north:
==> flow/design.v <==
module mult_unsigned #(
		parameter WIDTHA = 16,
		parameter WIDTHB = 24,
		parameter PIPELINE_DEPTH = 4
)
(
	input clk,rst,
	input [WIDTHA -1 :0] A,
	input [WIDTHB -1 :0] B,
	output [WIDTHA + WIDTHB - 1:0] result
);
reg [WIDTHA -1 :0] rA;
reg [WIDTHB -1 :0] rB;
reg [WIDTHA + WIDTHB - 1:0] M [PIPELINE_DEPTH-1:0];
integer i;
always @(posedge clk or posedge rst)
begin
	if (rst) begin
		rA <= 0;
		rB <= 0;
		for (i=0; i<PIPELINE_DEPTH; i=i+1)
		  M[i] <=0;
		end
	else
	begin
		rA <= A;
		rB <= B;
		M[0] <= rA * rB;
		for (i=0; i<PIPELINE_DEPTH-1; i=i+1)
			M[i+1] <= M[i];
	end
end
assign result = M[PIPELINE_DEPTH-1];
endmodule
==> flow/config.mk <==
export PLATFORM = sky130hd
export DESIGN_NAME = mult_unsigned
export DESIGN_NICKNAME = mult_unsigned
export VERILOG_FILES = /design/flow/design.v
export SDC_FILE = /design/flow/constraint.sdc
export NUM_CORES = 4
export LEC_CHECK = 0
export CAP_MARGIN = 20
export CELL_PAD_IN_SITES_GLOBAL_PLACEMENT = 1
export CORE_ASPECT_RATIO = 1.05
export CORE_MARGIN = 2
export CORE_UTILIZATION = 44
export CTS_CLUSTER_DIAMETER = 314
export CTS_CLUSTER_SIZE = 36
export GPL_TIMING_DRIVEN = 0
export HOLD_SLACK_MARGIN = 0.2
export MAX_ROUTING_LAYER = met4
export MIN_ROUTING_LAYER = met2
export SLEW_MARGIN = 15
==> flow/constraint.sdc <==
create_clock -name core_clock -period 4.47 [get_ports {clk}]
set_input_delay 0.8940 -clock core_clock [delete_from_list [all_inputs] [get_ports {clk}]]
set_output_delay 0.8940 -clock core_clock [all_outputs]
set_load 0.01 [all_outputs]
run.sh (not shown) runs the stock make flow with config.mk's settings and CLKGATE_MAP_FILE=.
From the logs: north reached the end of the flow and failed the layout checks with setup timing.
## Diff of input files: south against north
Settings: SLEW_MARGIN: 15 -> 20; CORE_ASPECT_RATIO: 1.05 -> unset; MIN_ROUTING_LAYER: met2 -> unset; CTS_CLUSTER_DIAMETER: 314 -> unset; CORE_UTILIZATION: 44 -> 65; HOLD_SLACK_MARGIN: 0.2 -> unset; GPL_TIMING_DRIVEN: 0 -> unset; CELL_PAD_IN_SITES_GLOBAL_PLACEMENT: 1 -> unset; MAX_ROUTING_LAYER: met4 -> unset; CTS_CLUSTER_SIZE: 36 -> unset; the clock period (ns, I/O delays scaled along): 4.47 -> 5.44.
==> comparison <==
Final checks on south, whose flow otherwise completed, came back failing, citing setup timing. The met1 wire length of south is higher than that of north. south vs north — number of placed instances with taps included dropped by a few percent. Between north and south, the cell count of the worst reg-to-reg path is higher for north.
diff inputs: south => east
Settings: CORE_UTILIZATION changed from 65 to 24; the clock period (ns, I/O delays scaled along) changed from 5.44 to 6.61.
--- outcome ---
east went all the way through the flow, and no timing, DRC or antenna check failed. [compare] base=south new=east: sum of negative setup slack rose 5.69 ns, minimum clock period after layout rose 0.30 ns, number of cells after detailed placement rose 499. Summary: total die area, east worse than south. When east is set beside south, its count of cells along the worst register-to-register path turns out to be about 5% smaller. Worst setup slack for register-to-register paths: lower on south. east — share of the final layout cell area in multi-input gates 1.1 points higher, south as reference.
> inputs changed (east -> west)
Settings: CORE_UTILIZATION: 24 -> 72; SETUP_SLACK_MARGIN: unset -> 1.28; ABC_AREA: unset -> 1; PLACE_DENSITY: unset -> 0.78; the clock period (ns, I/O delays scaled along): 6.61 -> 4.41.
[summary]
What ended west was a tool error in global routing; the run never finished.
west vs east on basic-gate share of the synthesized area counting and, or, nand and nor cells: west is the higher one.
On west: total die size is about 64% lower than what east gave.
west: summed standard-cell area reported by yosys is 890 um^2 higher than what east reported.
Of west and east, the run reporting the higher synthesized netlist cell count was west.
west vs. east: area share of and-or/or-and cells after synthesis went down by 2.8 points.
Edits applied to the flow inputs when going from west to middle:
Settings: SETUP_SLACK_MARGIN: 1.28 -> unset; CORE_UTILIZATION: 72 -> 64; PLACE_DENSITY: 0.78 -> unset; ABC_AREA: 1 -> unset; the clock period (ns, I/O delays scaled along): 4.41 -> 4.33.
Results
[middle] flow finished | final checks: failed | reasons: setup timing
Share of synthesized cell area in full adder, half adder and majority cells in middle vs west: up 2.1 points
middle — horizontal extent of the die 3.4% higher, west as reference
Synthesized cell count: middle vs west down 432
Relative to west, post-CTS resize count decreased by about 30% in middle.
Compared with west, in middle die area higher, summed standard-cell area reported by yosys lower, compound-cell area share of the yosys netlist higher.
